==> trial 61: inputs <==
Design pointwise_layer_stream, start of the top module:
module pointwise_layer_stream #(
    parameter DATA_W   = 8,
    parameter ACC_W    = 64,
    parameter CIN      = 16,
    parameter COUT     = 16,
    parameter PAR_CIN       = 8,
    parameter PAR_COUT       = 4
)(
    input  wire clk,
    input  wire reset,
    input  wire [CIN*DATA_W-1:0]  s_axis_tdata,
    input  wire                   s_axis_tvalid,
    output wire                   s_axis_tready,
    output wire [COUT*DATA_W-1:0] m_axis_tdata,
    output wire                   m_axis_tvalid,
    input  wire                   m_axis_tready,
    input  wire                         pw_wr_en,
    input  wire [$clog2(COUT*CIN)-1:0]  pw_wr_addr,
    input  wire signed [DATA_W-1:0]     pw_wr_data,
    output wire o_intr
);
Settings: LEC_CHECK=0, CAP_MARGIN=0, CORE_MARGIN=2, CORE_UTILIZATION=72, CTS_CLUSTER_DIAMETER=339, CTS_CLUSTER_SIZE=100, SLEW_MARGIN=20, TNS_END_PERCENT=10; clock period 3.17 ns.
run.sh (not shown) runs the stock make flow with config.mk's settings and CLKGATE_MAP_FILE=.
==> inputs of trial 52, as changes to trial 61 <==
- CAP_MARGIN: 0 -> 20
- CORE_UTILIZATION: 72 -> 43
- CTS_CLUSTER_DIAMETER: 339 -> default
- CTS_CLUSTER_SIZE: 100 -> default
- TNS_END_PERCENT: 10 -> default
==> flow/constraint.sdc (replaced) <==
create_clock -name core_clock -period 5.26 [get_ports {clk}]
set_input_delay 1.0520 -clock core_clock [delete_from_list [all_inputs] [get_ports {clk}]]
set_output_delay 1.0520 -clock core_clock [all_outputs]
set_load 0.01 [all_outputs]
==> qor summary <==
| quantity | trial 52 | trial 61 |
|---|---|---|
| Die extent in x | 757 um | 586 um |
| Parity-gate share of the synthesized area counting xor and xnor cells | 3.86% | 3.86% |
| Mux cell area share | 6.86% | 6.86% |
| Dominant cell by count in the synthesized netlist | sky130_fd_sc_hd__inv_1 | sky130_fd_sc_hd__inv_1 |
| Effective utilization at floorplan | 43.1% | 72.3% |
| Post-place setup slack | 0.232 ns | -1.41 ns |
| Detailed placement HPWL | 481 mm | 518 mm |
| Share of synthesized cell area in and-or and or-and compound cells | 6.97% | 6.97% |
| Floorplan row count | 276 | 213 |
| Number of synthesized flops with an enable pin | 2048 | 2048 |
| Post-synthesis instance total | 21300 | 21300 |
| # Cells Yosys | 21300 | 21300 |
| Placed Cells incl. Taps | 28900 | 28700 |
| Outcome | timing/DRC/antenna clean | aborted with a tool error |
| Failing step | - | clock tree synthesis (4_1_cts) |
| Chip Height | 757 um | 586 um |
| Core Box Area | 0.565 mm^2 | 0.337 mm^2 |
| Post-synthesis share of cell area spent on full adders, half adders and majority gates | 23.2% | 23.2% |
| Chip area | 0.572 mm^2 | 0.343 mm^2 |
| Netlist Area Pre-Place | 0.243 mm^2 | 0.243 mm^2 |
| RD Place Congestion | 0.897 | 0.983 |
| Area after detailed placement | 0.258 mm^2 | 0.276 mm^2 |
| Fraction of registers with async set or reset after synthesis | 0% | 0% |

==> job 5133: inputs <==
==> flow/design.v <==
module pointwise_weight_regs #(
    parameter DATA_W   = 8,
    parameter CIN      = 32,
    parameter COUT     = 64,
    parameter PAR_CIN  = 8,
    parameter PAR_COUT = 8
)(
    input  wire clk,
    input  wire reset,
    input  wire                         wr_en,
    input  wire [$clog2(COUT*CIN)-1:0]  wr_addr,
    input  wire signed [DATA_W-1:0]     wr_data,
    input  wire [$clog2((COUT+PAR_COUT-1)/PAR_COUT)-1:0] cout_blk_idx,
    input  wire [$clog2((CIN +PAR_CIN -1)/PAR_CIN )-1:0] cin_blk_idx,
    output reg  signed [PAR_COUT*PAR_CIN*DATA_W-1:0] weight_vec
);
    localparam NUM_CIN_BLKS  = (CIN  + PAR_CIN  - 1) / PAR_CIN;
    localparam NUM_COUT_BLKS = (COUT + PAR_COUT - 1) / PAR_COUT;
    localparam BLOCK_W       = PAR_COUT * PAR_CIN * DATA_W;
    localparam TOTAL_BLOCKS  = NUM_CIN_BLKS * NUM_COUT_BLKS;
    localparam TOTAL_WEIGHTS = COUT * CIN;
    (* ram_style = "block" *)
    reg signed [BLOCK_W-1:0] weight_mem [0:TOTAL_BLOCKS-1];
    wire [$clog2(COUT)-1:0] wr_cout;
    wire [$clog2(CIN)-1:0]  wr_cin;
    assign wr_cout = wr_addr / CIN;
    assign wr_cin  = wr_addr % CIN;
    wire [$clog2(NUM_COUT_BLKS)-1:0] wr_cout_blk;
    wire [$clog2(NUM_CIN_BLKS)-1:0]  wr_cin_blk;
    assign wr_cout_blk = wr_cout / PAR_COUT;
    assign wr_cin_blk  = wr_cin  / PAR_CIN;
    wire [$clog2(TOTAL_BLOCKS)-1:0] blk_idx;
    assign blk_idx = wr_cout_blk * NUM_CIN_BLKS + wr_cin_blk;
    wire [$clog2(PAR_COUT)-1:0] off_cout;
    wire [$clog2(PAR_CIN)-1:0]  off_cin;
    assign off_cout = wr_cout % PAR_COUT;
    assign off_cin  = wr_cin  % PAR_CIN;
    wire [$clog2(PAR_COUT*PAR_CIN)-1:0] elem_idx;
    assign elem_idx = off_cout * PAR_CIN + off_cin;
    wire [$clog2(BLOCK_W)-1:0] bit_idx;
    assign bit_idx = elem_idx * DATA_W;
    always @(posedge clk) begin
        if (wr_en && (wr_addr < TOTAL_WEIGHTS)) begin
            weight_mem[blk_idx][bit_idx +: DATA_W] <= wr_data;
        end
    end
    always @(posedge clk) begin
        weight_vec <=
            weight_mem[cout_blk_idx * NUM_CIN_BLKS + cin_blk_idx];
    end
endmodule
module pointwise_mac_datapath #(
    parameter DATA_W   = 8,
    parameter ACC_W    = 64,
    parameter PAR_CIN  = 8,    
    parameter PAR_COUT = 8
)(
    input  wire                               clk,
    input  wire                               reset,
    input  wire                               acc_clear,
    input  wire                               acc_enable,
    input  wire signed [PAR_CIN*DATA_W-1:0]   feature_vec,
    input  wire signed [PAR_COUT*PAR_CIN*DATA_W-1:0] weight_vec,
    output wire signed [PAR_COUT*ACC_W-1:0]   acc_out
);
    initial begin
        if (PAR_CIN & (PAR_CIN - 1))
            $error("PAR_CIN must be power of 2.");
    end
    localparam PROD_W   = 2 * DATA_W;
    localparam TREE_LVL = $clog2(PAR_CIN);
    localparam SUM_W    = PROD_W + TREE_LVL;
    localparam LATENCY  = 2 + TREE_LVL;  
    integer g, i;
    reg signed [PAR_CIN*DATA_W-1:0]            feature_vec_r;
    reg signed [PAR_COUT*PAR_CIN*DATA_W-1:0]   weight_vec_r;
    always @(posedge clk) begin
        feature_vec_r <= feature_vec;
        weight_vec_r  <= weight_vec;
    end
    (* use_dsp = "yes" *)
    reg signed [PROD_W-1:0] mult [0:PAR_COUT-1][0:PAR_CIN-1];
    always @(posedge clk) begin
        for (g = 0; g < PAR_COUT; g = g + 1) begin
            for (i = 0; i < PAR_CIN; i = i + 1) begin
                mult[g][i] <=
                    $signed(feature_vec_r[i*DATA_W +: DATA_W]) *
                    $signed(weight_vec_r[(g*PAR_CIN+i)*DATA_W +: DATA_W]);
            end
        end
    end
    reg signed [SUM_W-1:0] tree_lvl 
        [0:PAR_COUT-1][0:TREE_LVL-1][0:PAR_CIN/2-1];
    always @(posedge clk) begin
        for (g = 0; g < PAR_COUT; g = g + 1) begin
            for (i = 0; i < PAR_CIN/2; i = i + 1) begin
                tree_lvl[g][0][i] <=
                    {{(SUM_W-PROD_W){mult[g][2*i][PROD_W-1]}}, mult[g][2*i]} +
                    {{(SUM_W-PROD_W){mult[g][2*i+1][PROD_W-1]}}, mult[g][2*i+1]};
            end
        end
    end
    genvar lvl;
    generate
        for (lvl = 1; lvl < TREE_LVL; lvl = lvl + 1) begin : TREE_GEN
            integer idx;
            always @(posedge clk) begin
                for (g = 0; g < PAR_COUT; g = g + 1) begin
                    for (idx = 0; idx < (PAR_CIN >> (lvl+1)); idx = idx + 1) begin
                        tree_lvl[g][lvl][idx] <=
                            tree_lvl[g][lvl-1][2*idx] +
                            tree_lvl[g][lvl-1][2*idx+1];
                    end
                end
            end
        end
    endgenerate
    wire signed [SUM_W-1:0] cycle_sum [0:PAR_COUT-1];
    genvar gi;
    generate
        for (gi = 0; gi < PAR_COUT; gi = gi + 1) begin : SUM_OUT
            assign cycle_sum[gi] = tree_lvl[gi][TREE_LVL-1][0];
        end
    endgenerate
    reg [LATENCY-1:0] acc_enable_pipe;
    reg [LATENCY-1:0] acc_clear_pipe;
    always @(posedge clk) begin
        if (reset) begin
            acc_enable_pipe <= 0;
            acc_clear_pipe  <= 0;
        end
        else begin
            acc_enable_pipe <= {acc_enable_pipe[LATENCY-2:0], acc_enable};
            acc_clear_pipe  <= {acc_clear_pipe[LATENCY-2:0],  acc_clear};
        end
    end
    wire acc_enable_aligned = acc_enable_pipe[LATENCY-1];
    wire acc_clear_aligned  = acc_clear_pipe[LATENCY-1];
    (* use_dsp = "yes" *)
    reg signed [ACC_W-1:0] acc_reg [0:PAR_COUT-1];
    always @(posedge clk) begin
        if (reset) begin
            for (g = 0; g < PAR_COUT; g = g + 1)
                acc_reg[g] <= 0;
        end
        else if (acc_clear_aligned) begin
            for (g = 0; g < PAR_COUT; g = g + 1)
                acc_reg[g] <= 0;
        end
        else if (acc_enable_aligned) begin
            for (g = 0; g < PAR_COUT; g = g + 1)
                acc_reg[g] <= acc_reg[g] + cycle_sum[g];
        end
    end
    generate
        for (gi = 0; gi < PAR_COUT; gi = gi + 1) begin : OUT_PACK
            assign acc_out[gi*ACC_W +: ACC_W] = acc_reg[gi];
        end
    endgenerate
endmodule
module pointwise_conv1x1_fsm_axis #(
    parameter DATA_W   = 8,
    parameter ACC_W    = 64,
    parameter CIN      = 32,
    parameter COUT     = 64,
    parameter PAR_CIN  = 8,
    parameter PAR_COUT = 8,
    parameter MAC_LATENCY = 5
)(
    input  wire clk,
    input  wire reset,
    input  wire s_axis_tvalid,
    output wire s_axis_tready,
    output wire m_axis_tvalid,
    input  wire m_axis_tready,
    input  wire signed [CIN*DATA_W-1:0] feature_vec,
    input  wire signed [PAR_COUT*ACC_W-1:0] acc_out,
    output reg  acc_clear,
    output reg  acc_enable,
    output reg signed [COUT*DATA_W-1:0] out_vec,
    output reg signed [CIN*DATA_W-1:0] feature_reg,
    output reg [$clog2((CIN+PAR_CIN-1)/PAR_CIN)-1:0]   cin_blk_idx,
    output reg [$clog2((COUT+PAR_COUT-1)/PAR_COUT)-1:0] cout_blk_idx,
    output reg o_intr
);
    localparam NUM_CIN_ITER  = (CIN  + PAR_CIN  - 1) / PAR_CIN;
    localparam NUM_COUT_ITER = (COUT + PAR_COUT - 1) / PAR_COUT;
    localparam IDLE      = 3'd0,
               LOAD      = 3'd1,
               ACCUM     = 3'd2,
               WAIT_PIPE = 3'd3,
               STORE     = 3'd4,
               DONE      = 3'd5;
    reg [2:0] state, next_state;
    reg [$clog2(NUM_CIN_ITER)-1:0]  cin_cnt;
    reg [$clog2(NUM_COUT_ITER)-1:0] cout_cnt;
    reg [$clog2(MAC_LATENCY)-1:0]   pipe_cnt;
    always @(posedge clk)
        if (reset)
            state <= IDLE;
        else
            state <= next_state;
    always @(*) begin
        next_state = state;
        case (state)
            IDLE:
                if (s_axis_tvalid)
                    next_state = LOAD;
            LOAD:
                next_state = ACCUM;
            ACCUM:
                if (cin_cnt == NUM_CIN_ITER-1)
                    next_state = WAIT_PIPE;
            WAIT_PIPE:
                if (pipe_cnt == MAC_LATENCY-1)
                    next_state = STORE;
            STORE:
                if (cout_cnt == NUM_COUT_ITER-1)
                    next_state = DONE;
                else
                    next_state = LOAD;
            DONE:
                if (m_axis_tready)
                    next_state = IDLE;
        endcase
    end
    function automatic signed [DATA_W-1:0] saturate;
        input signed [ACC_W-1:0] val;
        begin
            if (val > 127)
                saturate = 127;
            else if (val < -128)
                saturate = -128;
            else
                saturate = val[DATA_W-1:0];
        end
    endfunction
    integer g;
    always @(posedge clk) begin
        if (reset) begin
            cin_cnt      <= 0;
            cout_cnt     <= 0;
            pipe_cnt     <= 0;
            cin_blk_idx  <= 0;
            cout_blk_idx <= 0;
            acc_enable   <= 0;
            acc_clear    <= 0;
            out_vec      <= 0;
            feature_reg  <= 0;
            o_intr       <= 0;
        end
        else begin
            acc_enable <= 0;
            acc_clear  <= 0;
            o_intr     <= 0;
            if (state == ACCUM && next_state == WAIT_PIPE)
                pipe_cnt <= 0;
            else if (state == WAIT_PIPE)
                pipe_cnt <= pipe_cnt + 1;
            case (state)
                IDLE:
                begin
                    cin_cnt  <= 0;
                    cout_cnt <= 0;
                    if (s_axis_tvalid)
                        feature_reg <= feature_vec;   
                end
                LOAD:
                begin
                    cin_cnt      <= 0;
                    cin_blk_idx  <= 0;
                    cout_blk_idx <= cout_cnt;
                    acc_clear    <= 1;
                end
                ACCUM:
                begin
                    acc_enable  <= 1;
                    cin_blk_idx <= cin_cnt + 1;
                    if (cin_cnt != NUM_CIN_ITER-1)
                        cin_cnt <= cin_cnt + 1;
                end
                WAIT_PIPE:
                begin
                end
                STORE:
                begin
                    for (g = 0; g < PAR_COUT; g = g + 1)
                        if ((cout_cnt*PAR_COUT + g) < COUT)
                            out_vec[(cout_cnt*PAR_COUT + g)*DATA_W +: DATA_W]
                                <= saturate(acc_out[g*ACC_W +: ACC_W]);
                    if (cout_cnt != NUM_COUT_ITER-1)
                        cout_cnt <= cout_cnt + 1;
                end
                DONE:
                begin
                    o_intr <= 1;
                end
            endcase
        end
    end
    assign s_axis_tready = (state == IDLE);
    assign m_axis_tvalid = (state == DONE);
endmodule
module pointwise_layer_stream #(
    parameter DATA_W   = 8,
    parameter ACC_W    = 64,
    parameter CIN      = 16,
    parameter COUT     = 16,
    parameter PAR_CIN       = 8,
    parameter PAR_COUT       = 4
)(
    input  wire clk,
    input  wire reset,
    input  wire [CIN*DATA_W-1:0]  s_axis_tdata,
    input  wire                   s_axis_tvalid,
    output wire                   s_axis_tready,
    output wire [COUT*DATA_W-1:0] m_axis_tdata,
    output wire                   m_axis_tvalid,
    input  wire                   m_axis_tready,
    input  wire                         pw_wr_en,
    input  wire [$clog2(COUT*CIN)-1:0]  pw_wr_addr,
    input  wire signed [DATA_W-1:0]     pw_wr_data,
    output wire o_intr
);
    localparam NUM_CIN_ITER  = (CIN  + PAR_CIN  - 1) / PAR_CIN;
    localparam NUM_COUT_ITER = (COUT + PAR_COUT - 1) / PAR_COUT;
    localparam MAC_LATENCY = 3 + $clog2(PAR_CIN);
    wire                                  acc_clear;
    wire                                  acc_enable;
    wire signed [PAR_COUT*ACC_W-1:0]      acc_out;
    wire signed [CIN*DATA_W-1:0]          feature_full_reg;
    wire signed [PAR_CIN*DATA_W-1:0]      feature_slice;
    wire signed [PAR_COUT*PAR_CIN*DATA_W-1:0] weight_vec_block;
    wire [$clog2(NUM_CIN_ITER)-1:0]       cin_blk_idx;
    wire [$clog2(NUM_COUT_ITER)-1:0]      cout_blk_idx;
    wire signed [COUT*DATA_W-1:0]         fsm_out_vec;
    wire                                  fsm_m_axis_tvalid;
    pointwise_conv1x1_fsm_axis #(
        .DATA_W       (DATA_W),
        .ACC_W        (ACC_W),
        .CIN          (CIN),
        .COUT         (COUT),
        .PAR_CIN      (PAR_CIN),
        .PAR_COUT     (PAR_COUT),
        .MAC_LATENCY  (MAC_LATENCY)
    ) FSM (
        .clk            (clk),
        .reset          (reset),
        .s_axis_tvalid  (s_axis_tvalid),
        .s_axis_tready  (s_axis_tready),
        .m_axis_tvalid  (fsm_m_axis_tvalid),
        .m_axis_tready  (m_axis_tready),
        .feature_vec    (s_axis_tdata),       
        .acc_out        (acc_out),
        .acc_clear      (acc_clear),
        .acc_enable     (acc_enable),
        .out_vec        (fsm_out_vec),
        .feature_reg    (feature_full_reg),   
        .cin_blk_idx    (cin_blk_idx),
        .cout_blk_idx   (cout_blk_idx),
        .o_intr         (o_intr)
    );
    reg signed [PAR_CIN*DATA_W-1:0] feature_slice_r;
    always @(posedge clk)
        feature_slice_r <=
            feature_full_reg[
                cin_blk_idx * PAR_CIN * DATA_W +: PAR_CIN * DATA_W
            ];
    assign feature_slice = feature_slice_r;
    pointwise_weight_regs #(
        .DATA_W   (DATA_W),
        .CIN      (CIN),
        .COUT     (COUT),
        .PAR_CIN  (PAR_CIN),
        .PAR_COUT (PAR_COUT)
    ) PW_WREGS (
        .clk          (clk),
        .reset        (reset),
        .wr_en        (pw_wr_en),
        .wr_addr      (pw_wr_addr),
        .wr_data      (pw_wr_data),
        .cin_blk_idx  (cin_blk_idx),
        .cout_blk_idx (cout_blk_idx),
        .weight_vec   (weight_vec_block)
    );
    pointwise_mac_datapath #(
        .DATA_W   (DATA_W),
        .ACC_W    (ACC_W),
        .PAR_CIN  (PAR_CIN),
        .PAR_COUT (PAR_COUT)
    ) MAC_DP (
        .clk         (clk),
        .reset       (reset),
        .acc_clear   (acc_clear),
        .acc_enable  (acc_enable),
        .feature_vec (feature_slice),    
        .weight_vec  (weight_vec_block),
        .acc_out     (acc_out)
    );
    assign m_axis_tdata  = fsm_out_vec;
    assign m_axis_tvalid = fsm_m_axis_tvalid;
endmodule
==> flow/run.sh <==
#!/bin/bash
# the make line also repeats each setting of config.mk as NAME=value (left out here)
make -C /OpenROAD-flow-scripts/flow DESIGN_CONFIG=/design/flow/config.mk WORK_HOME=/design/flow/orfs CLKGATE_MAP_FILE= finish
==> flow/config.mk <==
export PLATFORM = sky130hd
export DESIGN_NAME = pointwise_layer_stream
export DESIGN_NICKNAME = pointwise_layer_stream
export VERILOG_FILES = /design/flow/design.v
export SDC_FILE = /design/flow/constraint.sdc
export NUM_CORES = 4
export LEC_CHECK = 0
export CAP_MARGIN = 20
export CORE_ASPECT_RATIO = 0.8
export CORE_MARGIN = 2
export CORE_UTILIZATION = 72
export CTS_CLUSTER_DIAMETER = 96
export CTS_CLUSTER_SIZE = 19
export GPL_ROUTABILITY_DRIVEN = 1
export GPL_TIMING_DRIVEN = 1
export PLACE_DENSITY = 0.42
export SETUP_SLACK_MARGIN = 1.25
export SLEW_MARGIN = 20
export TNS_END_PERCENT = 75
==> flow/constraint.sdc <==
create_clock -name core_clock -period 4.2 [get_ports {clk}]
set_input_delay 0.8400 -clock core_clock [delete_from_list [all_inputs] [get_ports {clk}]]
set_output_delay 0.8400 -clock core_clock [all_outputs]
set_load 0.01 [all_outputs]
==> job 476 (differences from job 5133) <==
==> flow/config.mk (replaced) <==
export PLATFORM = sky130hd
export DESIGN_NAME = pointwise_layer_stream
export DESIGN_NICKNAME = pointwise_layer_stream
export VERILOG_FILES = /design/flow/design.v
export SDC_FILE = /design/flow/constraint.sdc
export NUM_CORES = 4
export LEC_CHECK = 0
export ABC_AREA = 0
export CAP_MARGIN = 5
export CORE_ASPECT_RATIO = 0.8
export CORE_MARGIN = 2
export CORE_UTILIZATION = 72
export CTS_CLUSTER_DIAMETER = 312
export CTS_CLUSTER_SIZE = 22
export GPL_ROUTABILITY_DRIVEN = 0
export GPL_TIMING_DRIVEN = 1
export PLACE_DENSITY = 0.65
export SETUP_SLACK_MARGIN = 1.2
export SLEW_MARGIN = 20
export TNS_END_PERCENT = 5
==> flow/constraint.sdc (replaced) <==
create_clock -name core_clock -period 4.87 [get_ports {clk}]
set_input_delay 0.9740 -clock core_clock [delete_from_list [all_inputs] [get_ports {clk}]]
set_output_delay 0.9740 -clock core_clock [all_outputs]
set_load 0.01 [all_outputs]
==> job 1621 (differences from job 5133) <==
==> flow/config.mk (replaced) <==
export PLATFORM = sky130hd
export DESIGN_NAME = pointwise_layer_stream
export DESIGN_NICKNAME = pointwise_layer_stream
export VERILOG_FILES = /design/flow/design.v
export SDC_FILE = /design/flow/constraint.sdc
export NUM_CORES = 4
export LEC_CHECK = 0
export CAP_MARGIN = 20
export CORE_MARGIN = 2
export CORE_UTILIZATION = 65
export SLEW_MARGIN = 20
==> flow/constraint.sdc (replaced) <==
create_clock -name core_clock -period 8.12 [get_ports {clk}]
set_input_delay 1.6240 -clock core_clock [delete_from_list [all_inputs] [get_ports {clk}]]
set_output_delay 1.6240 -clock core_clock [all_outputs]
set_load 0.01 [all_outputs]
==> summary of the runs <==
- In job 1621 the wire length is smaller than in job 5133, by about 12%.
- Global-route usage: job 1621 is lower than job 476 (4.4 points).
- Between job 1621 and job 5133, the lower die area is in job 5133 (gap about 11%, measured against job 5133).
- Synthesized cell count is the same in job 476 and job 1621.
- Job 1621 went through all stages and came out clean. Job 5133 finished with setup timing left. Job 476 produced a clean layout.
- The lowest cell count belongs to job 476, the highest to job 5133.
- Between job 5133 and job 476, the lower critical path depth is in job 5133 (gap 1).
- In job 5133 the combinational power is larger than in job 476, by 27%.
Power and IR drop assume default switching activity.
